cedar:
## my_chip
module my_chip (
    input logic [11:0] io_in,  
    output logic [11:0] io_out,  
    input logic clock,
    input logic reset  
);
    ChipInterface #(.FRE(25000)) chipInterface_inst(
        .clock(clock),
        .confirm(io_in[0]),
        .clear(io_in[1]),
        .algorithm_select_mode(io_in[2]),
        .reset(reset),
        .enter0(io_in[3]), 
        .enter1(io_in[4]),
        .led(io_out[5:0])
    );
    assign io_out[11:6] = 6'b0;
endmodule
Settings: LEC_CHECK=0, ABC_AREA=1, CAP_MARGIN=20, CORE_ASPECT_RATIO=1.39, CORE_MARGIN=2, CORE_UTILIZATION=72, CTS_CLUSTER_DIAMETER=346, CTS_CLUSTER_SIZE=11, HOLD_SLACK_MARGIN=0.12, PLACE_DENSITY=0.37, SETUP_SLACK_MARGIN=1.02, SLEW_MARGIN=20, TNS_END_PERCENT=5; clock period 6.77 ns.
run.sh (not shown) runs the stock make flow with config.mk's settings and CLKGATE_MAP_FILE=.
cedar ran to completion and came out clean on the timing, design-rule and antenna checks.
Changes in ember relative to cedar:
- PLACE_DENSITY: 0.37 -> unset
- HOLD_SLACK_MARGIN: 0.12 -> unset
- CORE_ASPECT_RATIO: 1.39 -> unset
- TNS_END_PERCENT: 5 -> unset
- SETUP_SLACK_MARGIN: 1.02 -> unset
- CTS_CLUSTER_SIZE: 11 -> 68
- CTS_CLUSTER_DIAMETER: 346 -> 227
- the clock period (ns, I/O delays scaled along): 6.77 -> 2.55
ember: all stages done; final checks FAILED (negative setup slack). Higher sequential share of layout area among cedar and ember: cedar. Compared ember vs cedar, and total negative slack for setup checks is down in ember. Comparing cedar and ember, the lower critical path arrival is on ember.
> inputs changed (ember -> harbor)
- removing CTS_CLUSTER_SIZE (formerly 68)
- removing CTS_CLUSTER_DIAMETER (formerly 227)
- setting PLACE_DENSITY to 0.37 for the first time
- changing the clock period (ns, I/O delays scaled along) from 2.55 to 2.59
### Flow results
harbor vs ember — combinational share of cell area rose 0.38 points. harbor ended up with a lower global-route usage than ember did. None of the runs ember and harbor ends with a clean layout. [flow] ember | stages: complete | final checks: fail | reason: negative setup slack. harbor: complete, dirty (negative setup slack). Against ember as the reference, harbor delivers a lower transition time at the pin with the least slew margin. Of ember and harbor, the higher sequential portion of the cell area belongs to harbor. In harbor, the cell area after layout came out 190 µm² below the value in ember. Comparing ember and harbor, the higher number of vias after detailed routing was measured on ember. Compared to ember, harbor leaves more free space in the core. ember consumes more power than harbor. Worst setup slack (harbor over ember): increase, 0.11 ns.
Edits applied to the flow inputs when going from harbor to violet:
- TNS_END_PERCENT newly set to 5
- SETUP_SLACK_MARGIN newly set to 0.51
- PLACE_DENSITY removed (was 0.37)
Results
Of violet and harbor, not a single run came through the flow clean. harbor -> stages 100% | layout checks FAIL | negative setup slack. Between violet and harbor, sequential cell area share is lower for violet, harbor comes in above that. Summary — count of cell instances traversed by the critical path, violet relative to harbor: higher, by 1. violet vs harbor, count of clock-buffer cells in the layout went up by 1. violet ended up with a higher area growth from synthesis to final layout than harbor did. [compare] base=harbor new=violet: clock share of power fell 1.2 points; combinational power fell by about 1%; sequential cell fraction of total power moved up. violet — met3 global-route usage 0.51 points lower, harbor as reference. Setup slack on violet is down relative to harbor. Relative to harbor, the utilization of violet is higher by 0.67 points.

---

my_chip again, from the RTL that the note above started with.
clock: 3.09 ns
lec_check: 0
abc_area: 0
cap_margin: 15
cell_pad_in_sites_detail_placement: 2
cell_pad_in_sites_global_placement: 2
core_aspect_ratio: 0.8
core_margin: 9
core_utilization: 48
gpl_routability_driven: 0
gpl_timing_driven: 0
hold_slack_margin: 0.18
max_routing_layer: met4
min_routing_layer: met2
place_density_lb_addon: 0.2
slew_margin: 30
tns_end_percent: 95
The starting point aborted during clock tree synthesis with DPL-0033.
Then changed:
CAP_MARGIN = 20   (was 15)
CELL_PAD_IN_SITES_DETAIL_PLACEMENT = 0   (was 2)
CORE_MARGIN = 2   (was 9)
GPL_ROUTABILITY_DRIVEN = not set   (was 0)
PLACE_DENSITY_LB_ADDON = 0.03   (was 0.2)
SLEW_MARGIN = 35   (was 30)
=> With this change the flow completed and failed the layout checks on negative setup slack; die size is lower by 17%; area after synthesis stays the same; synthesized cell count stays the same.
Then changed:
ABC_AREA = not set   (was 0)
CELL_PAD_IN_SITES_DETAIL_PLACEMENT = not set   (was 0)
CORE_ASPECT_RATIO = 0.51   (was 0.8)
CORE_MARGIN = 4   (was 2)
CORE_UTILIZATION = 40   (was 48)
HOLD_SLACK_MARGIN = not set   (was 0.18)
MIN_ROUTING_LAYER = not set   (was met2)
PLACE_DENSITY_LB_ADDON = 0.22   (was 0.03)
SETUP_SLACK_MARGIN = -0.58   (was not set)
TNS_END_PERCENT = not set   (was 95)
clock period = 10.0 ns   (was 3.09 ns; I/O delays follow)
This time the run completed with no timing, DRC or antenna violations.
Cell area came out lower by 4.0%.
Wire length came out lower by 9.8%.
Core utilization came out lower by 10 points.
Synthesized area is unchanged.
Die area came out higher by 26%.
Setup slack gets better by 6.0 ns.
Total power came out lower by 70%.
Sequential cell count is unchanged.
Non-clock buffer count came out lower by 25.
Then changed:
ABC_AREA = 1   (was not set)
CAP_MARGIN = 35   (was 20)
CELL_PAD_IN_SITES_DETAIL_PLACEMENT = 2   (was not set)
HOLD_SLACK_MARGIN = 0.02   (was not set)
SLEW_MARGIN = 5   (was 35)
TNS_END_PERCENT = 45   (was not set)
Effect: The changed run passed the timing, design-rule and antenna checks. Worst hold slack gains 0.0034 ns. Combinational power is lower by a little under a tenth. Routed wire length is higher by well over a third. Non-clock buffer count is lower by 16.
Power is estimated from default activity; no workload was simulated.
